$ cat design/flow/design.v
module  cordic_sin_cos
#(    
    parameter PIPELINE  = 16                         
)
(
    input                               clk,
    input                               rst_n,
    input       signed  [31:0]          angle,       
    input                               pre_vaild,
    output  reg signed  [31:0]          sin, 
    output  reg signed  [31:0]          cos,
    output  reg                         post_vaild
); 
wire signed [31:0]  angle_array[15:0];
assign angle_array[0]  = 32'sd2949120;     
assign angle_array[1]  = 32'sd1740992;     
assign angle_array[2]  = 32'sd919872;      
assign angle_array[3]  = 32'sd466944;      
assign angle_array[4]  = 32'sd234368;      
assign angle_array[5]  = 32'sd117312;      
assign angle_array[6]  = 32'sd58688;       
assign angle_array[7]  = 32'sd29312;       
assign angle_array[8]  = 32'sd14656;       
assign angle_array[9]  = 32'sd7360;        
assign angle_array[10] = 32'sd3648;        
assign angle_array[11] = 32'sd1856;	      
assign angle_array[12] = 32'sd896;         
assign angle_array[13] = 32'sd448;         
assign angle_array[14] = 32'sd256;         
assign angle_array[15] = 32'sd128;         
localparam K        = 32'h09b74;	   
reg signed  [31:0]  angle_map;
reg         [1:0]   site;
wire signed [15:0]  angle_t;
assign  angle_t = angle >>> 16;
always@(posedge clk or negedge rst_n)begin 
    if(!rst_n)begin
        angle_map   <=  0;
        site        <=  2'd1;
    end
    else    if((angle_t >= (-16'sd90))&&(angle_t <= 16'sd90))begin
        angle_map   <=  angle;
        site        <=  2'd1;
    end
    else    if(angle_t > 16'sd90 && angle_t <= 16'sd180)begin
        angle_map   <=  32'sd11796480 - angle;                   
        site        <=  2'd2;
    end
    else    begin
        angle_map   <=  -32'sd11796480 - angle;
        site        <=  2'd3;
    end
end   
reg signed 	[31:0] 		x[PIPELINE:0];
reg signed 	[31:0] 		y[PIPELINE:0];
reg signed 	[31:0] 		z[PIPELINE:0];
always@(posedge clk or negedge rst_n)begin
   if(!rst_n)begin
       x[0]    <=  32'sd0;
       y[0]    <=  32'sd0;
       z[0]    <=  32'sd0;
   end
   else    begin
       x[0]    <=   K;
       y[0]    <=   32'sd0;
       z[0]    <=   angle_map;
   end
end
genvar i;
generate
    for(i = 1;i < PIPELINE+1;i = i + 1)begin:cal_xyz
        always@(posedge clk or negedge rst_n)begin
            if(!rst_n)begin
                x[i]    <=  32'sd0;
                y[i]    <=  32'sd0;
                z[i]    <=  32'sd0;
            end
            else    if(z[i-1][31])begin
                x[i]    <=  x[i-1] + (y[i-1] >>> (i-1));
                y[i]    <=  y[i-1] - (x[i-1] >>> (i-1));
                z[i]    <=  z[i-1] + angle_array[i-1];
            end
            else    begin
                x[i]    <=  x[i-1] - (y[i-1] >>> (i-1));
                y[i]    <=  y[i-1] + (x[i-1] >>> (i-1));
                z[i]    <=  z[i-1] - angle_array[i-1];
            end
        end 
    end
endgenerate
reg     [PIPELINE+1:0]      vaild_r;
reg     [2*PIPELINE+1:0]    site_r;
always@(posedge clk or negedge rst_n)begin
    if(!rst_n)
        vaild_r <=  {(PIPELINE+2){1'b0}};
    else
        vaild_r <=  {vaild_r[PIPELINE:0],pre_vaild};
end
always@(posedge clk )begin
    site_r  <=  {site_r[2*PIPELINE-1:0],site};   
end
always@(posedge clk or negedge rst_n)begin
    if(!rst_n)
        post_vaild  <=  0;
    else
        post_vaild  <=  vaild_r[PIPELINE+1];
end
always@(posedge clk or negedge rst_n)begin
    if(!rst_n)begin
        sin <=  0;
        cos <=  0;
    end
    else    if(~vaild_r[PIPELINE+1])begin
        sin <=  0;
        cos <=  0;
    end
    else    begin
        case(site_r[2*PIPELINE+1:2*PIPELINE])
            2'd1:begin
                sin <=  y[PIPELINE];
                cos <=  x[PIPELINE];
            end
            2'd2:begin
                sin <=  y[PIPELINE];
                cos <=  ~x[PIPELINE] + 1;
            end
            2'd3:begin
                sin <=  y[PIPELINE];
                cos <=  ~x[PIPELINE] + 1;
            end      
            default:begin
                sin <=  y[PIPELINE];
                cos <=  x[PIPELINE];
            end
        endcase  
    end
end
endmodule
$ cat design/flow/run.sh
#!/bin/bash
# the make line also repeats each setting of config.mk as NAME=value (left out here)
make -C /OpenROAD-flow-scripts/flow DESIGN_CONFIG=/design/flow/config.mk WORK_HOME=/design/flow/orfs CLKGATE_MAP_FILE= finish
$ cat design/flow/config.mk
export PLATFORM = sky130hd
export DESIGN_NAME = cordic_sin_cos
export DESIGN_NICKNAME = cordic_sin_cos
export VERILOG_FILES = /design/flow/design.v
export SDC_FILE = /design/flow/constraint.sdc
export NUM_CORES = 4
export LEC_CHECK = 0
export CAP_MARGIN = 20
export CORE_MARGIN = 4
export CORE_UTILIZATION = 40
export HOLD_SLACK_MARGIN = 0.18
export MIN_ROUTING_LAYER = met2
export SETUP_SLACK_MARGIN = 0.87
export SLEW_MARGIN = 20
$ cat design/flow/constraint.sdc
create_clock -name core_clock -period 7.86 [get_ports {clk}]
set_input_delay 1.5720 -clock core_clock [delete_from_list [all_inputs] [get_ports {clk}]]
set_output_delay 1.5720 -clock core_clock [all_outputs]
set_load 0.01 [all_outputs]
==> Slide: Implementation Results, run 1 <==
Synthesis and Place & Route Summary

Place
  • Port Buffer Count: 99
  • DP HPWL: 221100 um
  • Cell Area, Placed: 115100 um2
  • RD Place Congestion: 0.9653

Logic synthesis
  • Synth Seq Share: 33.57%
  • Dominant kind of combinational cell: AND-OR/OR-AND gates
  • Ranking of synthesized cells by area: dfrtp_1, ha_1, xnor2_1, a21oi_1, xor2_1
  • Share of flip-flops with an asynchronous set or reset after synthesis: 98.85%
  • Xor/xnor share: 13.71%
  • Registers, synthesis: 1477
  • Yosys Chip Area: 109900 um2
  • Post-synthesis mux area share: 0.9989%
  • Yosys cell types: 93
  • Main synth FF type: dfrtp_1
  • Most common cell in the netlist: dfrtp_1
  • Commonest cells in the netlist: dfrtp_1, ha_1, a21oi_1
  • Adder Share, Synth: 15.20%
  • Cells after Synth: 12020
  • Syn Area/Cell: 9.141 um2
  • Post-synthesis compound-gate area fraction: 19.64%
  • Synthesized area: 109900 um2
  • Count of library flops with an enable pin: 0
  • Area leader share: 33.26%
  • Basic Gates by Area: 14.44%
  • Synth area leader: dfrtp_1
  • Mapped Nets: 13360
  • # Cells Yosys: 12020
  • Yosys warning tally: 4

Global route
  • Gr busiest metal: met3
  • M3 GR Usage: 40.28%
  • GR Util All Layers: 29.49%
  • Antenna violations before repair: 0
  • Grt met2 use: 35.52%
  • Met1 usage: 0%
  • Vias in the first global route: 130100
  • Largest net degree at the start of global routing: 166
  • First-pass GRT wire length: 458600 um
  • Final global-route overflow total: 0

Layout
  • Post-route cell area: 121200 um2
  • Total Nets Final: 13500
  • Synth-to-layout area growth: 10.37%
  • Fill cells: 26750

Clock tree
  • CTS Hold Bufs: 0
  • TritonCTS Sinks: 1477
  • Maximum buffer depth of the clock tree: 4
  • Root Buffer: clkbuf_16
  • Clock latency (worst-skew pair): 0.85 ns
  • CTS Buf Count: 179
  • CTS tree: yes
  • Post-CTS Repair Setup Buffers: 0
  • Clock transition time at the flip-flop clock pins of the worst setup and hold paths: 0.06 ns
  • H-tree levels: 4
  • Post-CTS sizing: 0

Drt
  • First-pass DRT Iterations: 12
  • Via density: 7.713
  • Initial DRC count: 17740
  • # DRC: 0
  • Post-DRT Antenna Nets: 0
  • DR WL/cell: 18.19 um
  • Via count: 122500
  • Post-Route WL: 288900 um

Timing
  • Total negative setup slack: 0 ns
  • Slew Viols, Final: 0
  • Slew margin rel.: 21.10%
  • Final Cycle Share: 70.27%
  • Clock Skews: 0.06446 ns
  • Final Hold Vio Count: 0
  • Fmax: 181.1 MHz
  • Final tally of setup violations: 0
  • Crit path time final: 5.523 ns
  • Worst-Margin Slew: 1.178 ns
  • RSZ-0062 raised after global routing: no

Floorplan
  • Boundary Pins: 100
  • Die Width: 532.1 um
  • Rows: 192
  • Core area: 273400 um2
  • Die H: 532.1 um
  • Die area: 283100 um2
  • Fp_density: 40.18%

Worst setup path
  • WP data arrival: 6.30 ns
  • Crit-path max FO: 10
  • CP Cell Sequence: clkdlybuf4s50_1, inv_1, nor4_1, a31oi_1, o22ai_1, and2_1, or2_2, inv_1, ha_1, and3_1, nand4_1, a21boi_1, o21ai_1, a21oi_1, nor3_1, o31ai_1, a21oi_1, o21bai_1, mux2i_1
  • Kind of critical path: primary input to flop
  • End of the critical path: angle_map[31]
  • Register-to-Register Path Depth: 14
  • Crit path buf inv count: 3
  • R2r endpoint: y[15][30]
  • Worst Setup SP: angle[22]
  • Top delay family on crit path: AND-OR/OR-AND gates
  • R2R Setup Slk: 2.51 ns
  • Crit path largest cell delay: 0.50 ns
  • Crit end category: flop
  • Reg-to-reg startpoint: x[14][19]
  • Worst Path Required: 8.64 ns
  • Slowest cell on crit path: clkdlybuf4s50_1
  • WP depth: 19
  • CP startpoint kind: primary input

Run
  • Max cap viols: 0
  • Tool warnings: 63

Hold path
  • Hold Crit Start: site_r[23]
  • Endpoint of the worst hold path: site_r[25]
  • Hold path cells: 0
  • Hold Path Class: flop to flop

Status
  • Status: timing/DRC/antenna clean
## final cells by class
cell class / count / area (um2) / share of cell area, %
flip-flops and latches: 1477 / 36890 / 30.43
clock inverters: 89 / 1081 / 0.8916
diodes: 5 / 12.51 / 0.01032
multi-input cells: 9828 / 70300 / 57.98
clock buffers: 230 / 5044 / 4.160
well taps: 3589 / 4491 / 3.704
repair buffers: 155 / 1504 / 1.240
inverters: 513 / 1926 / 1.588
## routing by layer
metal / wire (um) / vias up / share of wire (%)
li1: - / 42920 / -
met1: 0 / 45050 / 0
met2: 148400 / 31830 / 51
met3: 118000 / 2659 / 41
met4: 20480 / 73 / 7.1
met5: 2017 / - / 0.70
## per-stage QoR
| step | cells | hold WS [ns] | utilization [%] | worst slack, ns |
|---|---|---|---|---|
| after floorplan | 12020 | 0.3096 | - | 2.873 |
| after global placement | 15560 | 0.3109 | 42.11 | 1.557 |
| after detailed placement | 15560 | 0.3146 | 42.11 | 1.643 |
| after CTS | 15880 | 0.3273 | 44.35 | 2.552 |
| after global routing | 15880 | 0.3342 | 44.35 | 1.892 |
| final | 15890 | 0.3222 | 44.35 | 2.337 |
==> run 2, diff against run 1 <==
- ABC_AREA: default -> 0
- CAP_MARGIN: 20 -> 5
- CORE_ASPECT_RATIO: default -> 1.31
- CORE_MARGIN: 4 -> 2
- CORE_UTILIZATION: 40 -> 70
- CTS_CLUSTER_DIAMETER: default -> 138
- CTS_CLUSTER_SIZE: default -> 17
- GPL_TIMING_DRIVEN: default -> 1
- HOLD_SLACK_MARGIN: 0.18 -> default
- MAX_ROUTING_LAYER: default -> met4
- MIN_ROUTING_LAYER: met2 -> met1
- SETUP_SLACK_MARGIN: 0.87 -> 1.01
- clock period: 7.86 -> 4.73 ns (I/O delays scaled with it)
==> Slide: Implementation Results, run 2 <==
Key Metrics from the Run

Status
  • Status: stopped before the end (was timing/DRC/antenna clean)
  • Failing step: global routing (5_1_grt)

Logic synthesis
  • Most common cell in the netlist: dfrtp_1 (unchanged)
  • Cells after Synth: 12020 (unchanged)
  • Synthesized area: 109900 um2 (unchanged)
  • Adder Share, Synth: 15.20% (unchanged)
  • Yosys cell types: 93 (unchanged)
  • Yosys warning tally: 4 (unchanged)
  • Dominant kind of combinational cell: AND-OR/OR-AND gates (unchanged)
  • Count of library flops with an enable pin: 0 (unchanged)
  • Post-synthesis compound-gate area fraction: 19.64% (unchanged)
  • Ranking of synthesized cells by area: dfrtp_1, ha_1, xnor2_1, a21oi_1, xor2_1 (unchanged)
  • Yosys Chip Area: 109900 um2 (unchanged)
  • Commonest cells in the netlist: dfrtp_1, ha_1, a21oi_1 (unchanged)
  • Main synth FF type: dfrtp_1 (unchanged)
  • Xor/xnor share: 13.71% (unchanged)
  • Basic Gates by Area: 14.44% (unchanged)
  • Registers, synthesis: 1477 (unchanged)
  • # Cells Yosys: 12020 (unchanged)
  • Syn Area/Cell: 9.141 um2 (unchanged)
  • Mapped Nets: 13360 (unchanged)
  • Synth Seq Share: 33.57% (unchanged)
  • Post-synthesis mux area share: 0.9989% (unchanged)
  • Synth area leader: dfrtp_1 (unchanged)
  • Area leader share: 33.26% (unchanged)
  • Share of flip-flops with an asynchronous set or reset after synthesis: 98.85% (unchanged)

Floorplan
  • Core area: 156000 um2 (was 273400 um2)
  • Die Width: 350.1 um (was 532.1 um)
  • Boundary Pins: 100 (unchanged)
  • Die area: 160100 um2 (was 283100 um2)
  • Fp_density: 70.43% (was 40.18%)
  • Die H: 457.4 um (was 532.1 um)
  • Rows: 166 (was 192)

Place
  • Port Buffer Count: 99 (unchanged)
  • RD Place Congestion: 1.044 (was 0.9653)
  • DP HPWL: 236900 um (was 221100 um)
  • Dpl ws: 0.1035 ns (was 1.643 ns)

Clock tree
  • TritonCTS Sinks: 1477 (unchanged)
  • Root Buffer: clkbuf_16 (unchanged)
  • H-tree levels: 3 (was 4)
  • Maximum buffer depth of the clock tree: 3 (was 4)
  • CTS Buf Count: 96 (was 179)
  • CTS Hold Bufs: 0 (unchanged)
run 2: per-stage QoR:
step	instances	area, um2	hold slack, ns	util (%)
4_1_cts	15030	128600	0.1461	82.43
3_5_place_dp	14220	115400	0.3146	73.96
3_3_place_gp	14220	115400	0.3096	73.96
2_1_floorplan	12020	110900	0.3096	-
run 2: repair_timing:
action / in CTS
gates resized: 1210
setup buffers: 685
endpoints found under the setup margin: 399
gates cloned: 2
pin swaps: 779
==> run 3, diff against run 2 <==
- ABC_AREA: 0 -> 1
- CAP_MARGIN: 5 -> 0
- CORE_ASPECT_RATIO: 1.31 -> 0.7
- CORE_UTILIZATION: 70 -> 72
- CTS_CLUSTER_DIAMETER: 138 -> 365
- CTS_CLUSTER_SIZE: 17 -> 11
- GPL_TIMING_DRIVEN: 1 -> default
- MAX_ROUTING_LAYER: met4 -> default
- MIN_ROUTING_LAYER: met1 -> default
- PLACE_DENSITY: default -> 0.39
- SETUP_SLACK_MARGIN: 1.01 -> 0.56
- TNS_END_PERCENT: default -> 5
- clock period: 4.73 -> 1.86 ns (I/O delays scaled with it)
==> Slide: Implementation Results, run 3 <==
Key Metrics from the Run

Floorplan
  • Core area: 179100 um2 (was 156000 um2)
  • Rows: 130 (was 166)
  • Die H: 359.0 um (was 457.4 um)
  • Boundary Pins: 100 (unchanged)
  • Die area: 183500 um2 (was 160100 um2)
  • Die Width: 511.1 um (was 350.1 um)
  • Fp_density: 72.38% (was 70.43%)

Place
  • RD Place Congestion: 1.235 (was 1.044)
  • Placed Cells: 26190 (was 14220)
  • Cell Area, Placed: 173400 um2 (was 115400 um2)
  • DP HPWL: 545000 um (was 236900 um)
  • Dpl ws: -1.766 ns (was 0.1035 ns)
  • Port Buffer Count: 99 (unchanged)

Logic synthesis
  • Syn Area/Cell: 6.937 um2 (was 9.141 um2)
  • Share of flip-flops with an asynchronous set or reset after synthesis: 98.85% (unchanged)
  • Xor/xnor share: 9.865% (was 13.71%)
  • Synth Seq Share: 28.45% (was 33.57%)
  • Synth area leader: dfrtp_1 (unchanged)
  • Mapped Nets: 20030 (was 13360)
  • Area leader share: 28.19% (was 33.26%)
  • Main synth FF type: dfrtp_1 (unchanged)
  • Ranking of synthesized cells by area: dfrtp_1, nand2_1, ha_1, xor2_1, a21oi_1 (was dfrtp_1, ha_1, xnor2_1, a21oi_1, xor2_1)
  • Registers, synthesis: 1477 (unchanged)
  • Yosys cell types: 64 (was 93)
  • Cells after Synth: 18680 (was 12020)
  • Basic Gates by Area: 28.77% (was 14.44%)
  • Dominant kind of combinational cell: simple AND/OR/NAND/NOR gates (was AND-OR/OR-AND gates)
  • Count of library flops with an enable pin: 0 (unchanged)
  • Post-synthesis mux area share: 0% (was 0.9989%)
  • Adder Share, Synth: 12.88% (was 15.20%)
  • Most common cell in the netlist: nand2_1 (was dfrtp_1)
  • Synthesized area: 129600 um2 (was 109900 um2)
  • # Cells Yosys: 18680 (was 12020)
  • Commonest cells in the netlist: nand2_1, nor2_1, inv_1 (was dfrtp_1, ha_1, a21oi_1)
  • Yosys warning tally: 4 (unchanged)
  • Yosys Chip Area: 129600 um2 (was 109900 um2)
  • Post-synthesis compound-gate area fraction: 14.01% (was 19.64%)

Status
  • Failing step: clock tree synthesis (4_1_cts) (was global routing (5_1_grt))
  • Run Error: [ERROR DPL-0038] Utilization greater than 100%, impossible to legalize
  • Status: stopped before the end (unchanged)
==> run 3: per-stage QoR <==
step	hold WS [ns]
2_1_floorplan	0.07641
3_3_place_gp	0.2386
3_5_place_dp	0.2450
==> run 4, diff against run 3 <==
- ABC_AREA: 1 -> default
- CAP_MARGIN: 0 -> 20
- CORE_ASPECT_RATIO: 0.7 -> default
- CTS_CLUSTER_DIAMETER: 365 -> 397
- CTS_CLUSTER_SIZE: 11 -> default
- PLACE_DENSITY: 0.39 -> default
- SETUP_SLACK_MARGIN: 0.56 -> default
- TNS_END_PERCENT: 5 -> default
- clock period: 1.86 -> 4.89 ns (I/O delays scaled with it)
==> Slide: Implementation Results, run 4 <==
Synthesis and Place & Route Summary

Floorplan
  • Fp_density: 72.40% (was 72.38%)
  • Rows: 143 (was 130)
  • Core area: 151700 um2 (was 179100 um2)
  • Boundary Pins: 100 (unchanged)
  • Die H: 394.6 um (was 359.0 um)
  • Die area: 155700 um2 (was 183500 um2)
  • Die Width: 394.6 um (was 511.1 um)

Drt
  • # DRC: 0
  • Via density: 6.524
  • Initial DRC count: 9134
  • Post-Route WL: 301900 um
  • Post-DRT Antenna Nets: 0
  • Via count: 94150
  • First-pass DRT Iterations: 9
  • DR WL/cell: 20.92 um

Timing
  • Crit path time final: 4.732 ns
  • Final Hold Vio Count: 0
  • Clock Skews: 0.03366 ns
  • Worst-Margin Slew: 1.090 ns
  • Final tally of setup violations: 0
  • Fmax: 211.3 MHz
  • Total negative setup slack: 0 ns
  • Worst hold slack: 0.1023 ns
  • Final Cycle Share: 96.77%
  • Slew margin rel.: 26.80%
  • Slew Viols, Final: 0
  • Worst Slack Setup Final: 0.1581 ns

Logic synthesis
  • Dominant kind of combinational cell: AND-OR/OR-AND gates (was simple AND/OR/NAND/NOR gates)
  • # Cells Yosys: 12020 (was 18680)
  • Synth area leader: dfrtp_1 (unchanged)
  • Yosys cell types: 93 (was 64)
  • Mapped Nets: 13360 (was 20030)
  • Post-synthesis mux area share: 0.9989% (was 0%)
  • Basic Gates by Area: 14.44% (was 28.77%)
  • Most common cell in the netlist: dfrtp_1 (was nand2_1)
  • Cells after Synth: 12020 (was 18680)
  • Count of library flops with an enable pin: 0 (unchanged)
  • Share of flip-flops with an asynchronous set or reset after synthesis: 98.85% (unchanged)
  • Yosys warning tally: 4 (unchanged)
  • Yosys Chip Area: 109900 um2 (was 129600 um2)
  • Area leader share: 33.26% (was 28.19%)
  • Commonest cells in the netlist: dfrtp_1, ha_1, a21oi_1 (was nand2_1, nor2_1, inv_1)
  • Registers, synthesis: 1477 (unchanged)
  • Xor/xnor share: 13.71% (was 9.865%)
  • Syn Area/Cell: 9.141 um2 (was 6.937 um2)
  • Synthesized area: 109900 um2 (was 129600 um2)
  • Synth Seq Share: 33.57% (was 28.45%)
  • Adder Share, Synth: 15.20% (was 12.88%)
  • Ranking of synthesized cells by area: dfrtp_1, ha_1, xnor2_1, a21oi_1, xor2_1 (was dfrtp_1, nand2_1, ha_1, xor2_1, a21oi_1)
  • Post-synthesis compound-gate area fraction: 19.64% (was 14.01%)
  • Main synth FF type: dfrtp_1 (unchanged)

Run
  • Max cap viols: 0
  • Tool warnings: 62

Worst setup path
  • Worst Path Required: 5.62 ns
  • End of the critical path: x[6][30]
  • CP Cell Sequence: or4_4, nor3_1, a21oi_1, xor2_1, ha_1, or4_4, nor3_1, o21ai_1, a221o_1, o2bb2ai_2, o41ai_2, o21ai_1, o41ai_2, o21ai_1, o21ai_1, xnor2_1
  • Crit path largest cell delay: 0.59 ns
  • Slowest cell on crit path: or4_4
  • Crit-path max FO: 6
  • Kind of critical path: flop to flop
  • Reg-to-reg startpoint: y[5][8]
  • CP startpoint kind: flop
  • R2R Setup Slk: 0.16 ns
  • Register-to-Register Path Depth: 16
  • Crit end category: flop
  • WP data arrival: 5.46 ns
  • Top delay family on crit path: AND-OR/OR-AND gates
  • Cell repeated most along the worst path: o21ai_1
  • Worst Setup SP: y[5][8]
  • Crit path buf inv count: 0
  • WP depth: 16
  • R2r endpoint: x[6][30]

Global route
  • First-pass GRT wire length: 485000 um
  • Final global-route overflow total: 0
  • GR Util All Layers: 38.10%
  • Largest net degree at the start of global routing: 147
  • Antenna violations before repair: 3
  • Vias in the first global route: 92670

Clock tree
  • CTS Hold Bufs: 0
  • Clock transition time at the flip-flop clock pins of the worst setup and hold paths: 0.07 ns
  • Root Buffer: clkbuf_16
  • Maximum buffer depth of the clock tree: 3
  • TritonCTS Sinks: 1477
  • Clock latency (worst-skew pair): 0.81 ns
  • H-tree levels: 4
  • CTS tree: yes
  • CTS Buf Count: 157

Layout
  • Synth-to-layout area growth: 9.286%
  • Total Nets Final: 13610
  • Layout Utilization: 79.13%

Place
  • Dpl ws: 0.08106 ns (was -1.766 ns)
  • RD Place Congestion: 0.9719 (was 1.235)
  • Port Buffer Count: 99 (unchanged)
  • DP HPWL: 230700 um (was 545000 um)

Status
  • Status: timing/DRC/antenna clean (was stopped before the end)

Hold path
  • Hold Path Class: primary input to asynchronous set/reset pin
## run 4: timing repair
item,in CTS,in global routing
setup buffers,0,4
gates resized,0,66
endpoints found under the setup margin,0,72
hold endpoints to repair,0,0
## run 4: per-stage QoR
| step | cell area [um2] | instances |
|---|---|---|
| 2_1_floorplan | 109900 | 12020 |
| 3_5_place_dp | 114200 | 14130 |
| 6_report | 120100 | 14430 |
| 3_3_place_gp | 114200 | 14130 |
| 5_1_grt | 120000 | 14430 |
| 4_1_cts | 119700 | 14420 |
## run 4: area by class of cell
type,count,area (um2)
Clock buffer,211,4483
Multi-Input combinational cell,9828,70590
Timing Repair Buffer,288,2565
Sequential cell,1477,36890
Tap cell,2030,2540
Clock inverter,81,1050
Antenna cell,3,7.507
Inverter,513,1926
Fill cell,9872,31670
## run 4: metal layers
metal | routed length (um) | global-route usage (%) | part of all wire (%)
met2 | 141300 | 62.97 | 47
met1 | 124400 | 50.36 | 41
met3 | 23760 | 6.379 | 7.9
met5 | 13 | 0 | 0.0043
met4 | 12440 | 14.24 | 4.1
==> run 5, diff against run 4 <==
- CORE_UTILIZATION: 72 -> 70
- CTS_CLUSTER_DIAMETER: 397 -> default
- CTS_CLUSTER_SIZE: default -> 25
- clock period: 4.89 -> 3.88 ns (I/O delays scaled with it)
==> Slide: Implementation Results, run 5 <==
Key Metrics from the Run

Status
  • Status: stopped before the end (was timing/DRC/antenna clean)
  • Failing step: global routing (5_1_grt)
  • Run Error: [ERROR GRT-0232] Routing congestion too high. Check the congestion heatmap in the GUI.

Logic synthesis
  • Mapped Nets: 13360 (unchanged)
  • Yosys cell types: 93 (unchanged)
  • Main synth FF type: dfrtp_1 (unchanged)
  • Registers, synthesis: 1477 (unchanged)
  • Share of flip-flops with an asynchronous set or reset after synthesis: 98.85% (unchanged)
  • Yosys Chip Area: 109900 um2 (unchanged)
  • Syn Area/Cell: 9.141 um2 (unchanged)
  • Adder Share, Synth: 15.20% (unchanged)
  • Area leader share: 33.26% (unchanged)
  • Commonest cells in the netlist: dfrtp_1, ha_1, a21oi_1 (unchanged)
  • # Cells Yosys: 12020 (unchanged)
  • Cells after Synth: 12020 (unchanged)
  • Xor/xnor share: 13.71% (unchanged)
  • Basic Gates by Area: 14.44% (unchanged)
  • Ranking of synthesized cells by area: dfrtp_1, ha_1, xnor2_1, a21oi_1, xor2_1 (unchanged)
  • Synth Seq Share: 33.57% (unchanged)
  • Post-synthesis compound-gate area fraction: 19.64% (unchanged)
  • Synth area leader: dfrtp_1 (unchanged)
  • Synthesized area: 109900 um2 (unchanged)
  • Most common cell in the netlist: dfrtp_1 (unchanged)
  • Yosys warning tally: 4 (unchanged)
  • Post-synthesis mux area share: 0.9989% (unchanged)
  • Count of library flops with an enable pin: 0 (unchanged)
  • Dominant kind of combinational cell: AND-OR/OR-AND gates (unchanged)

Floorplan
  • Boundary Pins: 100 (unchanged)
  • Core area: 156000 um2 (was 151700 um2)
  • Fp_density: 70.41% (was 72.40%)
  • Die H: 400.1 um (was 394.6 um)
  • Die area: 160100 um2 (was 155700 um2)
  • Rows: 145 (was 143)
  • Die Width: 400.1 um (was 394.6 um)

Place
  • Dpl ws: -0.5025 ns (was 0.08106 ns)
  • Cell Area, Placed: 126800 um2 (was 114200 um2)
  • Port Buffer Count: 99 (unchanged)
  • DP HPWL: 254900 um (was 230700 um)
  • RD Place Congestion: 0.9980 (was 0.9719)

Clock tree
  • Maximum buffer depth of the clock tree: 3 (unchanged)
  • CTS Buf Count: 159 (was 157)
  • TritonCTS Sinks: 1477 (unchanged)
  • H-tree levels: 4 (unchanged)
  • Root Buffer: clkbuf_16 (unchanged)

Global route
  • Final global-route overflow total: 567
  • GR Util All Layers: 83.29%
-- run 5: what timing repair did --
| action | in CTS |
|---|---|
| endpoints found under the hold margin | 3 |
| endpoints found under the setup margin | 281 |
| pin swaps | 497 |
| buffers inserted | 290 |
| resized | 782 |
| hold buffers | 1 |
-- run 5: stage by stage --
step	setup TNS, ns	std cells
CTS	-6.792	16330
detailed placement	-43.19	15760
global placement	-21.75	15760
floorplan	-0.3486	12020
-- run 5: metal layers --
metal	overflow	global-route usage (%)
met5	9	51.27
met4	229	84.04
met3	50	73.29
met2	239	95.43
met1	40	81.85
==> run 6, diff against run 5 <==
- CAP_MARGIN: 20 -> 5
- CORE_UTILIZATION: 70 -> 72
- CTS_CLUSTER_SIZE: 25 -> default
- clock period: 3.88 -> 3.31 ns (I/O delays scaled with it)
==> Slide: Implementation Results, run 6 <==
Key Metrics from the Run

Logic synthesis
  • Synth area leader: dfrtp_1 (unchanged)
  • Area leader share: 33.26% (unchanged)
  • Ranking of synthesized cells by area: dfrtp_1, ha_1, xnor2_1, a21oi_1, xor2_1 (unchanged)
  • Cells after Synth: 12020 (unchanged)
  • Xor/xnor share: 13.71% (unchanged)
  • Post-synthesis compound-gate area fraction: 19.64% (unchanged)
  • Registers, synthesis: 1477 (unchanged)
  • Synthesized area: 109900 um2 (unchanged)
  • Yosys cell types: 93 (unchanged)
  • Syn Area/Cell: 9.141 um2 (unchanged)
  • Basic Gates by Area: 14.44% (unchanged)
  • Yosys warning tally: 4 (unchanged)
  • Most common cell in the netlist: dfrtp_1 (unchanged)
  • Share of flip-flops with an asynchronous set or reset after synthesis: 98.85% (unchanged)
  • Synth Seq Share: 33.57% (unchanged)
  • Commonest cells in the netlist: dfrtp_1, ha_1, a21oi_1 (unchanged)
  • Count of library flops with an enable pin: 0 (unchanged)
  • Mapped Nets: 13360 (unchanged)
  • Adder Share, Synth: 15.20% (unchanged)
  • Post-synthesis mux area share: 0.9989% (unchanged)
  • Yosys Chip Area: 109900 um2 (unchanged)
  • Main synth FF type: dfrtp_1 (unchanged)
  • # Cells Yosys: 12020 (unchanged)
  • Dominant kind of combinational cell: AND-OR/OR-AND gates (unchanged)

Floorplan
  • Rows: 143 (was 145)
  • Boundary Pins: 100 (unchanged)
  • Die H: 394.6 um (was 400.1 um)
  • Die area: 155700 um2 (was 160100 um2)
  • Fp_density: 72.40% (was 70.41%)
  • Core area: 151700 um2 (was 156000 um2)
  • Die Width: 394.6 um (was 400.1 um)

Place
  • Cell Area, Placed: 139700 um2 (was 126800 um2)
  • DP HPWL: 298700 um (was 254900 um)
  • Port Buffer Count: 99 (unchanged)
  • RD Place Congestion: 1.067 (was 0.9980)

Status
  • Status: stopped before the end (unchanged)
  • Failing step: clock tree synthesis (4_1_cts) (was global routing (5_1_grt))
  • Run Error: [ERROR DPL-0038] Utilization greater than 100%, impossible to legalize (was [ERROR GRT-0232] Routing congestion too high. Check the congestion heatmap in the GUI.)
## run 6: through the flow
stage                     TNS, ns  std cells  setup slack (ns)  hold slack, ns  utilization [%]
after floorplan            -36.78      12020           -0.6777          0.3096                -
after global placement    -129.78      17110           -0.9344          0.3103            92.05
after detailed placement  -230.69      17110            -1.131          0.3128            92.05
==> run 7, diff against run 6 <==
- CAP_MARGIN: 5 -> 20
- CORE_UTILIZATION: 72 -> 70
- clock period: 3.31 -> 4.12 ns (I/O delays scaled with it)
==> Slide: Implementation Results, run 7 <==
Synthesis and Place & Route Summary

Global route
  • Antenna violations before repair: 16
  • Met1 usage: 49.98%
  • First-pass GRT wire length: 517600 um
  • Gr busiest metal: met2
  • Final global-route overflow total: 0
  • M3 GR Usage: 8.041%
  • Grt met2 use: 67.03%
  • Vias in the first global route: 99300
  • Largest net degree at the start of global routing: 113
  • GR Util All Layers: 40.14%

Worst setup path
  • Kind of critical path: flop to flop
  • Slowest cell on crit path: or3_1
  • Register-to-Register Path Depth: 18
  • CP Cell Sequence: or3_1, nor3b_2, buf_4, nand3b_1, nor3_1, nor2_1, xor2_1, ha_1, a21o_1, a211oi_1, o21ai_0, a21oi_1, a21oi_1, o31ai_2, o22ai_1, o21a_1, nor2_1, xnor2_1
  • R2R Setup Slk: -0.27 ns
  • Crit path buf inv count: 1
  • End of the critical path: x[10][31]
  • Crit end category: flop
  • Crit-path max FO: 4
  • R2r endpoint: x[10][31]
  • Crit path largest cell delay: 0.46 ns
  • Worst Setup SP: y[9][14]
  • Worst Path Required: 4.87 ns
  • CP startpoint kind: flop
  • Top delay family on crit path: AND-OR/OR-AND gates
  • Reg-to-reg startpoint: y[9][14]
  • WP depth: 18
  • WP data arrival: 5.14 ns

Run
  • Max cap viols: 0
  • Tool warnings: 59

Layout
  • Post-route cell area: 133900 um2
  • Final non-filler cell total: 15650
  • Layout Utilization: 85.79%
  • Synth-to-layout area growth: 21.85%
  • Total Nets Final: 14810

Timing
  • Final tally of setup violations: 61
  • RSZ-0062 raised after global routing: yes
  • Final Hold Vio Count: 0
  • Final Cycle Share: 106.5%
  • Worst Slack Setup Final: -0.2663 ns
  • Fmax: 228.0 MHz
  • Clock Skews: 0.04182 ns
  • Worst-Margin Slew: 0.9419 ns
  • Crit path time final: 4.386 ns
  • Slew Viols, Final: 0
  • Slew margin rel.: 35.58%

Place
  • RD Place Congestion: 1.004 (was 1.067)
  • DP HPWL: 246500 um (was 298700 um)
  • Placed Cells: 15140 (was 17110)
  • Cell Area, Placed: 121900 um2 (was 139700 um2)
  • Dpl ws: -0.5483 ns (was -1.131 ns)
  • Port Buffer Count: 99 (unchanged)

Hold path
  • Hold path cells: 0
  • Endpoint of the worst hold path: site_r[5]
  • Hold Crit Start: site_r[3]
  • Hold Path Class: flop to flop

Logic synthesis
  • Area leader share: 33.26% (unchanged)
  • Commonest cells in the netlist: dfrtp_1, ha_1, a21oi_1 (unchanged)
  • Basic Gates by Area: 14.44% (unchanged)
  • Yosys warning tally: 4 (unchanged)
  • Ranking of synthesized cells by area: dfrtp_1, ha_1, xnor2_1, a21oi_1, xor2_1 (unchanged)
  • Share of flip-flops with an asynchronous set or reset after synthesis: 98.85% (unchanged)
  • # Cells Yosys: 12020 (unchanged)
  • Yosys cell types: 93 (unchanged)
  • Syn Area/Cell: 9.141 um2 (unchanged)
  • Mapped Nets: 13360 (unchanged)
  • Most common cell in the netlist: dfrtp_1 (unchanged)
  • Count of library flops with an enable pin: 0 (unchanged)
  • Post-synthesis compound-gate area fraction: 19.64% (unchanged)
  • Dominant kind of combinational cell: AND-OR/OR-AND gates (unchanged)
  • Main synth FF type: dfrtp_1 (unchanged)
  • Post-synthesis mux area share: 0.9989% (unchanged)
  • Registers, synthesis: 1477 (unchanged)
  • Xor/xnor share: 13.71% (unchanged)
  • Adder Share, Synth: 15.20% (unchanged)
  • Yosys Chip Area: 109900 um2 (unchanged)
  • Synthesized area: 109900 um2 (unchanged)
  • Cells after Synth: 12020 (unchanged)
  • Synth area leader: dfrtp_1 (unchanged)
  • Synth Seq Share: 33.57% (unchanged)

Drt
  • Post-Route WL: 353100 um
  • Post-DRT Antenna Nets: 0
  • Initial DRC count: 11190
  • DR WL/cell: 22.56 um
  • First-pass DRT Iterations: 10
  • # DRC: 0
  • Via density: 6.620
  • Via count: 103600

Clock tree
  • Maximum buffer depth of the clock tree: 3
  • Clock transition time at the flip-flop clock pins of the worst setup and hold paths: 0.07 ns
  • H-tree levels: 4
  • Clock latency (worst-skew pair): 0.85 ns
  • Root Buffer: clkbuf_16
  • CTS tree: yes
  • CTS Buf Count: 158
  • TritonCTS Sinks: 1477

Floorplan
  • Die H: 400.1 um (was 394.6 um)
  • Die area: 160100 um2 (was 155700 um2)
  • Die Width: 400.1 um (was 394.6 um)
  • Rows: 145 (was 143)
  • Boundary Pins: 100 (unchanged)
  • Core area: 156000 um2 (was 151700 um2)
  • Fp_density: 70.41% (was 72.40%)

Status
  • Status: failed layout checks (was stopped before the end)
  • SO Faults: negative setup slack
run 7: layout make-up:
| class | instances | area, um2 |
|---|---|---|
| Multi-Input combinational cell | 9828 | 75010 |
| Sequential cell | 1477 | 36920 |
| Fill cell | 8216 | 22170 |
| Timing Repair Buffer | 1483 | 11920 |
| Clock buffer | 221 | 4698 |
| Tap cell | 2058 | 2575 |
| Inverter | 513 | 1939 |
| Clock inverter | 64 | 774.5 |
| Antenna cell | 10 | 25.02 |
run 7: per-layer routing:
metal	vias up	routed length, um
li1	45970	-
met1	49920	132300
met2	5828	166200
met3	1888	32520
met4	12	21930
met5	-	131
run 7: repair_timing:
item,4_1_cts,5_1_grt
pin swaps,80,463
setup endpoints to repair,176,267
cloned,0,2
hold buffers,1,0
setup buffers,40,184
hold endpoints to repair,17,0
resized,237,819
run 7: through the flow:
step           TNS [ns]  hold WS [ns]
2_1_floorplan  -0.01755        0.3096
3_3_place_gp     -6.973        0.3115
3_5_place_dp     -17.06        0.3132
4_1_cts         -0.7301        0.3291
5_1_grt          -25.51        0.3371
6_report         -5.516        0.3272
==> run 8, diff against run 7 <==
- CORE_UTILIZATION: 70 -> 71
- clock period: 4.12 -> 5.19 ns (I/O delays scaled with it)
==> Slide: Implementation Results, run 8 <==
Synthesis and Place & Route Summary

Floorplan
  • Fp_density: 71.39% (was 70.41%)
  • Die area: 157900 um2 (was 160100 um2)
  • Core area: 153900 um2 (was 156000 um2)
  • Boundary Pins: 100 (unchanged)
  • Die H: 397.3 um (was 400.1 um)
  • Die Width: 397.3 um (was 400.1 um)
  • Rows: 144 (was 145)

Logic synthesis
  • # Cells Yosys: 12020 (unchanged)
  • Post-synthesis compound-gate area fraction: 19.64% (unchanged)
  • Yosys cell types: 93 (unchanged)
  • Syn Area/Cell: 9.141 um2 (unchanged)
  • Yosys warning tally: 4 (unchanged)
  • Mapped Nets: 13360 (unchanged)
  • Count of library flops with an enable pin: 0 (unchanged)
  • Registers, synthesis: 1477 (unchanged)
  • Synth Seq Share: 33.57% (unchanged)
  • Most common cell in the netlist: dfrtp_1 (unchanged)
  • Post-synthesis mux area share: 0.9989% (unchanged)
  • Adder Share, Synth: 15.20% (unchanged)
  • Cells after Synth: 12020 (unchanged)
  • Area leader share: 33.26% (unchanged)
  • Basic Gates by Area: 14.44% (unchanged)
  • Ranking of synthesized cells by area: dfrtp_1, ha_1, xnor2_1, a21oi_1, xor2_1 (unchanged)
  • Dominant kind of combinational cell: AND-OR/OR-AND gates (unchanged)
  • Commonest cells in the netlist: dfrtp_1, ha_1, a21oi_1 (unchanged)
  • Share of flip-flops with an asynchronous set or reset after synthesis: 98.85% (unchanged)
  • Yosys Chip Area: 109900 um2 (unchanged)
  • Synthesized area: 109900 um2 (unchanged)
  • Synth area leader: dfrtp_1 (unchanged)
  • Main synth FF type: dfrtp_1 (unchanged)
  • Xor/xnor share: 13.71% (unchanged)

Drt
  • # DRC: 0 (unchanged)
  • Post-Route WL: 294500 um (was 353100 um)
  • Via count: 92660 (was 103600)
  • Post-DRT Antenna Nets: 0 (unchanged)
  • First-pass DRT Iterations: 6 (was 10)
  • DR WL/cell: 20.46 um (was 22.56 um)
  • Initial DRC count: 8371 (was 11190)
  • Via density: 6.437 (was 6.620)

Clock tree
  • Root Buffer: clkbuf_16 (unchanged)
  • TritonCTS Sinks: 1477 (unchanged)
  • H-tree levels: 4 (unchanged)
  • CTS tree: yes (unchanged)
  • Clock latency (worst-skew pair): 0.81 ns (was 0.85 ns)
  • Clock transition time at the flip-flop clock pins of the worst setup and hold paths: 0.06 ns (was 0.07 ns)
  • CTS Buf Count: 161 (was 158)
  • Maximum buffer depth of the clock tree: 3 (unchanged)

Global route
  • Largest net degree at the start of global routing: 121 (was 113)
  • GR Util All Layers: 36.83% (was 40.14%)
  • Vias in the first global route: 90890 (was 99300)
  • Final global-route overflow total: 0 (unchanged)
  • Antenna violations before repair: 6 (was 16)
  • First-pass GRT wire length: 473800 um (was 517600 um)

Place
  • Port Buffer Count: 99 (unchanged)
  • Cell Area, Placed: 113900 um2 (was 121900 um2)
  • Placed Cells: 14100 (was 15140)
  • DP HPWL: 228200 um (was 246500 um)
  • Dpl ws: 0.2758 ns (was -0.5483 ns)
  • RD Place Congestion: 0.9756 (was 1.004)

Worst setup path
  • Crit path largest cell delay: 0.47 ns (was 0.46 ns)
  • Reg-to-reg startpoint: y[3][8] (was y[9][14])
  • Crit-path max FO: 5 (was 4)
  • R2r endpoint: x[4][30] (was x[10][31])
  • WP data arrival: 5.60 ns (was 5.14 ns)
  • Register-to-Register Path Depth: 18 (unchanged)
  • R2R Setup Slk: 0.26 ns (was -0.27 ns)
  • Crit end category: flop (unchanged)
  • Kind of critical path: flop to flop (unchanged)
  • Top delay family on crit path: simple AND/OR/NAND/NOR gates (was AND-OR/OR-AND gates)
  • Worst Path Required: 5.86 ns (was 4.87 ns)
  • Slowest cell on crit path: nor3_1 (was or3_1)
  • End of the critical path: x[4][30] (was x[10][31])
  • CP startpoint kind: flop (unchanged)
  • WP depth: 18 (unchanged)
  • Crit path buf inv count: 0 (was 1)
  • Worst Setup SP: y[3][8] (was y[9][14])
  • CP Cell Sequence: nor3_1, nand2_1, nor3_1, nand2_1, nor3_1, a21oi_1, xor2_1, ha_1, a21oi_1, o21bai_1, a21oi_1, nor3b_1, o211ai_1, nand3_1, nand3_1, a31oi_1, o21ai_0, xor2_1 (was or3_1, nor3b_2, buf_4, nand3b_1, nor3_1, nor2_1, xor2_1, ha_1, a21o_1, a211oi_1, o21ai_0, a21oi_1, a21oi_1, o31ai_2, o22ai_1, o21a_1, nor2_1, xnor2_1)

Run
  • Max cap viols: 0 (unchanged)
  • Tool warnings: 56 (was 59)

Timing
  • Final Cycle Share: 95.02% (was 106.5%)
  • RSZ-0062 raised after global routing: no (was yes)
  • Total negative setup slack: 0 ns (was -5.516 ns)
  • Worst hold slack: 0.1510 ns (was 0.3272 ns)
  • Final Hold Vio Count: 0 (unchanged)
  • Crit path time final: 4.932 ns (was 4.386 ns)
  • Fmax: 202.8 MHz (was 228.0 MHz)
  • Final tally of setup violations: 0 (was 61)
  • Clock Skews: 0.03564 ns (was 0.04182 ns)
  • Slew Viols, Final: 0 (unchanged)
  • Slew margin rel.: 28.76% (was 35.58%)
  • Worst-Margin Slew: 1.062 ns (was 0.9419 ns)
  • Worst Slack Setup Final: 0.2584 ns (was -0.2663 ns)

Layout
  • Synth-to-layout area growth: 8.791% (was 21.85%)
  • Area occupied by registers: 36890 um2 (was 36920 um2)
  • Post-route cell area: 119500 um2 (was 133900 um2)
  • Final non-filler cell total: 14400 (was 15650)
  • Fill cells: 10260 (was 8216)
  • Layout Utilization: 77.67% (was 85.79%)
  • Comb area: 70350 um2 (was 75010 um2)
  • Total Nets Final: 13560 (was 14810)

Hold path
  • Hold Path Class: primary input to asynchronous set/reset pin (was flop to flop)

Status
  • Status: timing/DRC/antenna clean (was failed layout checks)
[run 8: timing repair]
item                                    in CTS  in global routing
endpoints found under the hold margin        0                  0
hold buffers                                 0                  0
resized                                      0                 11
buffers inserted                             0                  0
endpoints found under the setup margin       0                 16
[run 8: cell type report]
| cell class | count | share of cell area (%) |
|---|---|---|
| clock inverter | 78 | 0.8637 |
| tap | 2044 | 2.140 |
| timing repair buffer | 237 | 1.836 |
| clock buffer | 216 | 3.808 |
| sequential | 1477 | 30.87 |
| inverter | 513 | 1.611 |
| antenna | 2 | 0.004188 |
| multi-input combinational | 9828 | 58.87 |
[run 8: routing by layer]
metal  global-route usage, %  wire (um)  vias to the layer above
li1                        -          -                    43470
met1                   49.16     124500                    44860
met2                   61.10     138000                     3587
met3                   6.017      21860                      742
met4                   12.33      10180                        4
met5                       0         23                        -
==> run 9, diff against run 8 <==
- ABC_AREA: default -> 0
- CORE_UTILIZATION: 71 -> 72
- CTS_CLUSTER_DIAMETER: default -> 397
- CTS_CLUSTER_SIZE: default -> 100
- PLACE_DENSITY: default -> 0.38
- TNS_END_PERCENT: default -> 10
- clock period: 5.19 -> 3.52 ns (I/O delays scaled with it)
==> Slide: Implementation Results, run 9 <==
Key Metrics from the Run

Clock tree
  • H-tree levels: 1 (was 4)
  • TritonCTS Sinks: 1477 (unchanged)
  • CTS Buf Count: 18 (was 161)
  • Maximum buffer depth of the clock tree: 3 (unchanged)
  • Root Buffer: clkbuf_16 (unchanged)

Logic synthesis
  • Main synth FF type: dfrtp_1 (unchanged)
  • # Cells Yosys: 12020 (unchanged)
  • Post-synthesis compound-gate area fraction: 19.64% (unchanged)
  • Cells after Synth: 12020 (unchanged)
  • Commonest cells in the netlist: dfrtp_1, ha_1, a21oi_1 (unchanged)
  • Yosys Chip Area: 109900 um2 (unchanged)
  • Synthesized area: 109900 um2 (unchanged)
  • Yosys warning tally: 4 (unchanged)
  • Synth Seq Share: 33.57% (unchanged)
  • Adder Share, Synth: 15.20% (unchanged)
  • Yosys cell types: 93 (unchanged)
  • Share of flip-flops with an asynchronous set or reset after synthesis: 98.85% (unchanged)
  • Mapped Nets: 13360 (unchanged)
  • Post-synthesis mux area share: 0.9989% (unchanged)
  • Count of library flops with an enable pin: 0 (unchanged)
  • Most common cell in the netlist: dfrtp_1 (unchanged)
  • Basic Gates by Area: 14.44% (unchanged)
  • Dominant kind of combinational cell: AND-OR/OR-AND gates (unchanged)
  • Ranking of synthesized cells by area: dfrtp_1, ha_1, xnor2_1, a21oi_1, xor2_1 (unchanged)
  • Synth area leader: dfrtp_1 (unchanged)
  • Syn Area/Cell: 9.141 um2 (unchanged)
  • Xor/xnor share: 13.71% (unchanged)
  • Area leader share: 33.26% (unchanged)
  • Registers, synthesis: 1477 (unchanged)

Floorplan
  • Core area: 151700 um2 (was 153900 um2)
  • Die Width: 394.6 um (was 397.3 um)
  • Fp_density: 72.40% (was 71.39%)
  • Die area: 155700 um2 (was 157900 um2)
  • Rows: 143 (was 144)
  • Boundary Pins: 100 (unchanged)
  • Die H: 394.6 um (was 397.3 um)

Status
  • Failing step: global routing (5_1_grt)
  • Status: stopped before the end (was timing/DRC/antenna clean)

Place
  • Port Buffer Count: 99 (unchanged)
  • RD Place Congestion: 1.058 (was 0.9756)
  • Cell Area, Placed: 134800 um2 (was 113900 um2)
  • DP HPWL: 272300 um (was 228200 um)
run 9: stage by stage:
stage,std cells,util [%],setup TNS [ns],worst slack (ns)
after CTS,16950,91.39,-126.71,-0.6784
after detailed placement,16750,88.83,-157.19,-0.9728
after global placement,16750,88.83,-92.35,-0.7309
after floorplan,12020,-,-37.52,-0.5148
run 9: repair_timing:
item                                   4_1_cts
pin swaps                                  329
setup endpoints to repair                  468
endpoints found under the hold margin       87
setup buffers                              168
resized                                    455
hold buffers                                 1
==> run 10, diff against run 9 <==
- ABC_AREA: 0 -> 1
- CAP_MARGIN: 20 -> 40
- CORE_ASPECT_RATIO: default -> 0.7
- CTS_CLUSTER_DIAMETER: 397 -> 365
- CTS_CLUSTER_SIZE: 100 -> 11
- HOLD_SLACK_MARGIN: default -> 0.29
- PLACE_DENSITY: 0.38 -> 0.39
- SETUP_SLACK_MARGIN: default -> 0.56
- TNS_END_PERCENT: 10 -> 5
- clock period: 3.52 -> 1.86 ns (I/O delays scaled with it)
==> Slide: Implementation Results, run 10 <==
Key Metrics from the Run

Logic synthesis
  • Share of flip-flops with an asynchronous set or reset after synthesis: 98.85% (unchanged)
  • Ranking of synthesized cells by area: dfrtp_1, nand2_1, ha_1, xor2_1, a21oi_1 (was dfrtp_1, ha_1, xnor2_1, a21oi_1, xor2_1)
  • Yosys cell types: 64 (was 93)
  • Synth area leader: dfrtp_1 (unchanged)
  • Dominant kind of combinational cell: simple AND/OR/NAND/NOR gates (was AND-OR/OR-AND gates)
  • Synthesized area: 129600 um2 (was 109900 um2)
  • Yosys Chip Area: 129600 um2 (was 109900 um2)
  • Mapped Nets: 20030 (was 13360)
  • Area leader share: 28.19% (was 33.26%)
  • Basic Gates by Area: 28.77% (was 14.44%)
  • Syn Area/Cell: 6.937 um2 (was 9.141 um2)
  • Count of library flops with an enable pin: 0 (unchanged)
  • Main synth FF type: dfrtp_1 (unchanged)
  • Post-synthesis mux area share: 0% (was 0.9989%)
  • Yosys warning tally: 4 (unchanged)
  • Post-synthesis compound-gate area fraction: 14.01% (was 19.64%)
  • Most common cell in the netlist: nand2_1 (was dfrtp_1)
  • Commonest cells in the netlist: nand2_1, nor2_1, inv_1 (was dfrtp_1, ha_1, a21oi_1)
  • Cells after Synth: 18680 (was 12020)
  • Registers, synthesis: 1477 (unchanged)
  • # Cells Yosys: 18680 (was 12020)
  • Adder Share, Synth: 12.88% (was 15.20%)
  • Xor/xnor share: 9.865% (was 13.71%)
  • Synth Seq Share: 28.45% (was 33.57%)

Place
  • RD Place Congestion: 1.235 (was 1.058)
  • Port Buffer Count: 99 (unchanged)
  • DP HPWL: 545000 um (was 272300 um)

Floorplan
  • Die H: 359.0 um (was 394.6 um)
  • Die Width: 511.1 um (was 394.6 um)
  • Boundary Pins: 100 (unchanged)
  • Fp_density: 72.38% (was 72.40%)
  • Die area: 183500 um2 (was 155700 um2)
  • Rows: 130 (was 143)
  • Core area: 179100 um2 (was 151700 um2)

Status
  • Run Error: [ERROR DPL-0038] Utilization greater than 100%, impossible to legalize
  • Failing step: clock tree synthesis (4_1_cts) (was global routing (5_1_grt))
  • Status: stopped before the end (unchanged)
## run 10: through the flow
| step | cells | setup WS [ns] | util, % | setup TNS [ns] | area [um2] |
|---|---|---|---|---|---|
| floorplan | 18680 | -0.8596 | - | -518.05 | 130900 |
| global placement | 26190 | -1.488 | 96.80 | -873.84 | 173400 |
| detailed placement | 26190 | -1.766 | 96.80 | -1143.87 | 173400 |
==> run 11, diff against run 10 <==
- SLEW_MARGIN: 20 -> 40
==> Slide: Implementation Results, run 11 <==
Key Metrics from the Run

Status
  • Status: stopped before the end (unchanged)
  • Failing step: clock tree synthesis (4_1_cts) (unchanged)
  • Run Error: [ERROR DPL-0038] Utilization greater than 100%, impossible to legalize (unchanged)

Floorplan
  • Rows: 130 (unchanged)
  • Die H: 359.0 um (unchanged)
  • Boundary Pins: 100 (unchanged)
  • Die area: 183500 um2 (unchanged)
  • Fp_density: 72.38% (unchanged)
  • Core area: 179100 um2 (unchanged)
  • Die Width: 511.1 um (unchanged)

Logic synthesis
  • Cells after Synth: 18680 (unchanged)
  • Dominant kind of combinational cell: simple AND/OR/NAND/NOR gates (unchanged)
  • Yosys warning tally: 4 (unchanged)
  • Yosys Chip Area: 129600 um2 (unchanged)
  • Basic Gates by Area: 28.77% (unchanged)
  • # Cells Yosys: 18680 (unchanged)
  • Count of library flops with an enable pin: 0 (unchanged)
  • Commonest cells in the netlist: nand2_1, nor2_1, inv_1 (unchanged)
  • Post-synthesis compound-gate area fraction: 14.01% (unchanged)
  • Adder Share, Synth: 12.88% (unchanged)
  • Syn Area/Cell: 6.937 um2 (unchanged)
  • Registers, synthesis: 1477 (unchanged)
  • Most common cell in the netlist: nand2_1 (unchanged)
  • Mapped Nets: 20030 (unchanged)
  • Synth Seq Share: 28.45% (unchanged)
  • Synthesized area: 129600 um2 (unchanged)
  • Share of flip-flops with an asynchronous set or reset after synthesis: 98.85% (unchanged)
  • Yosys cell types: 64 (unchanged)
  • Xor/xnor share: 9.865% (unchanged)
  • Ranking of synthesized cells by area: dfrtp_1, nand2_1, ha_1, xor2_1, a21oi_1 (unchanged)
  • Main synth FF type: dfrtp_1 (unchanged)
  • Area leader share: 28.19% (unchanged)
  • Post-synthesis mux area share: 0% (unchanged)
  • Synth area leader: dfrtp_1 (unchanged)

Place
  • RD Place Congestion: 1.235 (unchanged)
  • DP HPWL: 545000 um (unchanged)
  • Placed Cells: 26190 (unchanged)
  • Port Buffer Count: 99 (unchanged)
  • Cell Area, Placed: 173400 um2 (unchanged)
[run 11: per-stage QoR]
| step | setup WS, ns | setup TNS [ns] | util [%] | hold slack [ns] |
|---|---|---|---|---|
| after floorplan | -0.8596 | -518.05 | - | 0.07641 |
| after global placement | -1.488 | -873.84 | 96.80 | 0.2386 |
| after detailed placement | -1.766 | -1143.87 | 96.80 | 0.2450 |
==> run 12, diff against run 11 <==
- ABC_AREA: 1 -> default
- CAP_MARGIN: 40 -> 20
- CORE_ASPECT_RATIO: 0.7 -> default
- CORE_UTILIZATION: 72 -> 68
- CTS_CLUSTER_DIAMETER: 365 -> 31
- CTS_CLUSTER_SIZE: 11 -> default
- HOLD_SLACK_MARGIN: 0.29 -> default
- MAX_ROUTING_LAYER: default -> met4
- PLACE_DENSITY: 0.39 -> default
- SETUP_SLACK_MARGIN: 0.56 -> 0.61
- SLEW_MARGIN: 40 -> 20
- TNS_END_PERCENT: 5 -> default
- clock period: 1.86 -> 4.6 ns (I/O delays scaled with it)
==> Slide: Implementation Results, run 12 <==
Synthesis and Place & Route Summary

Status
  • Status: timing/DRC/antenna clean (was stopped before the end)

Logic synthesis
  • Synth area leader: dfrtp_1 (unchanged)
  • Post-synthesis compound-gate area fraction: 19.64% (was 14.01%)
  • Xor/xnor share: 13.71% (was 9.865%)
  • Count of library flops with an enable pin: 0 (unchanged)
  • Area leader share: 33.26% (was 28.19%)
  • # Cells Yosys: 12020 (was 18680)
  • Registers, synthesis: 1477 (unchanged)
  • Main synth FF type: dfrtp_1 (unchanged)
  • Yosys warning tally: 4 (unchanged)
  • Commonest cells in the netlist: dfrtp_1, ha_1, a21oi_1 (was nand2_1, nor2_1, inv_1)
  • Yosys Chip Area: 109900 um2 (was 129600 um2)
  • Adder Share, Synth: 15.20% (was 12.88%)
  • Yosys cell types: 93 (was 64)
  • Share of flip-flops with an asynchronous set or reset after synthesis: 98.85% (unchanged)
  • Synth Seq Share: 33.57% (was 28.45%)
  • Post-synthesis mux area share: 0.9989% (was 0%)
  • Ranking of synthesized cells by area: dfrtp_1, ha_1, xnor2_1, a21oi_1, xor2_1 (was dfrtp_1, nand2_1, ha_1, xor2_1, a21oi_1)
  • Synthesized area: 109900 um2 (was 129600 um2)
  • Most common cell in the netlist: dfrtp_1 (was nand2_1)
  • Syn Area/Cell: 9.141 um2 (was 6.937 um2)
  • Basic Gates by Area: 14.44% (was 28.77%)
  • Cells after Synth: 12020 (was 18680)
  • Mapped Nets: 13360 (was 20030)
  • Dominant kind of combinational cell: AND-OR/OR-AND gates (was simple AND/OR/NAND/NOR gates)

Place
  • Dpl ws: -0.09608 ns (was -1.766 ns)
  • Port Buffer Count: 99 (unchanged)
  • DP HPWL: 230000 um (was 545000 um)
  • Placed Cells: 14350 (was 26190)
  • RD Place Congestion: 1.003 (was 1.235)

Drt
  • Met3 wire len: 26380 um
  • Via count: 98300
  • First-pass DRT Iterations: 9
  • Met2 WL: 154800 um
  • Initial DRC count: 10030
  • Post-Route WL: 328100 um
  • # DRC: 0
  • Highest routing layer actually used: met4
  • M1 WL: 131200 um
  • Post-DRT Antenna Nets: 0
  • DR WL/cell: 21.42 um
  • Via density: 6.418

Clock tree
  • H-tree levels: 5
  • TritonCTS Sinks: 1477
  • CTS Buf Count: 319
  • Clock latency (worst-skew pair): 0.94 ns
  • Root Buffer: clkbuf_16
  • CTS tree: yes
  • Maximum buffer depth of the clock tree: 4
  • Clock transition time at the flip-flop clock pins of the worst setup and hold paths: 0.05 ns

Worst setup path
  • Reg-to-reg startpoint: x[5][8]
  • CP startpoint kind: flop
  • WP data arrival: 5.32 ns
  • Crit end category: flop
  • End of the critical path: y[6][31]
  • Kind of critical path: flop to flop
  • WP depth: 18
  • Register-to-Register Path Depth: 18
  • R2R Setup Slk: 0.13 ns
  • Crit path buf inv count: 2
  • CP Cell Sequence: or3_4, or3_4, buf_12, o31ai_4, xor2_1, ha_2, and4_4, a31o_2, a21o_1, a21o_1, a21oi_2, nand2_1, o211ai_1, nand3_1, buf_4, a31o_2, a21oi_2, xnor2_1
  • Worst Path Required: 5.45 ns
  • Crit path largest cell delay: 0.42 ns
  • Slowest cell on crit path: or3_4
  • R2r endpoint: y[6][31]
  • Crit-path max FO: 4
  • Top delay family on crit path: AND-OR/OR-AND gates
  • Worst Setup SP: x[5][8]

Timing
  • Fmax: 223.6 MHz
  • Total negative setup slack: 0 ns
  • Final Cycle Share: 97.20%
  • Final tally of setup violations: 0
  • Crit path time final: 4.471 ns
  • Slew Viols, Final: 0
  • RSZ-0062 raised after global routing: yes
  • Slew margin rel.: 29.48%
  • Worst-Margin Slew: 1.056 ns
  • Clock Skews: 0.06298 ns
  • Worst Slack Setup Final: 0.1286 ns
  • Final Hold Vio Count: 0

Layout
  • Synth-to-layout area growth: 20.98%
  • Layout Utilization: 82.77%
  • Final non-filler cell total: 15320
  • Total Nets Final: 14250

Floorplan
  • Die Width: 405.9 um (was 511.1 um)
  • Die area: 164800 um2 (was 183500 um2)
  • Rows: 147 (was 130)
  • Core area: 160600 um2 (was 179100 um2)
  • Boundary Pins: 100 (unchanged)
  • Die H: 405.9 um (was 359.0 um)
  • Fp_density: 68.42% (was 72.38%)

Global route
  • Final global-route overflow total: 0
  • Vias in the first global route: 96830
  • First-pass GRT wire length: 508200 um
  • Antenna violations before repair: 5
  • Largest net degree at the start of global routing: 132
  • GR Util All Layers: 39.33%

Hold path
  • Hold path cells: 0
  • Endpoint of the worst hold path: site_r[21]
  • Hold Crit Start: site_r[19]
  • Hold Path Class: flop to flop

Run
  • Tool warnings: 62
  • Max cap viols: 0
-- run 12: final cells by class --
cell class / count / area [um2]
timing repair buffer: 766 / 6311
fill: 9485 / 27660
tap: 2160 / 2703
sequential: 1477 / 36990
antenna: 9 / 22.52
clock buffer: 379 / 8574
clock inverter: 185 / 2067
inverter: 513 / 1936
multi-input combinational: 9828 / 74300
-- run 12: metrics by stage --
step	hold WS (ns)	cell area, um2
after floorplan	0.3096	110100
after global placement	0.3128	115200
after detailed placement	0.3132	115200
after CTS	0.3220	129600
after global routing	0.3278	132900
final	0.3220	132900
-- run 12: metal layers --
| layer | vias to the layer above | global-route usage [%] |
|---|---|---|
| li1 | 44970 | - |
| met5 | - | - |
| met1 | 47440 | 49.47 |
| met4 | 0 | 16.67 |
| met3 | 1277 | 6.696 |
| met2 | 4620 | 62.85 |
-- run 12: what timing repair did --
action,in CTS,in global routing
endpoints found under the hold margin,35,0
pin swaps,284,243
buffers inserted,223,171
gates resized,455,455
setup endpoints to repair,287,373
hold buffers,1,0
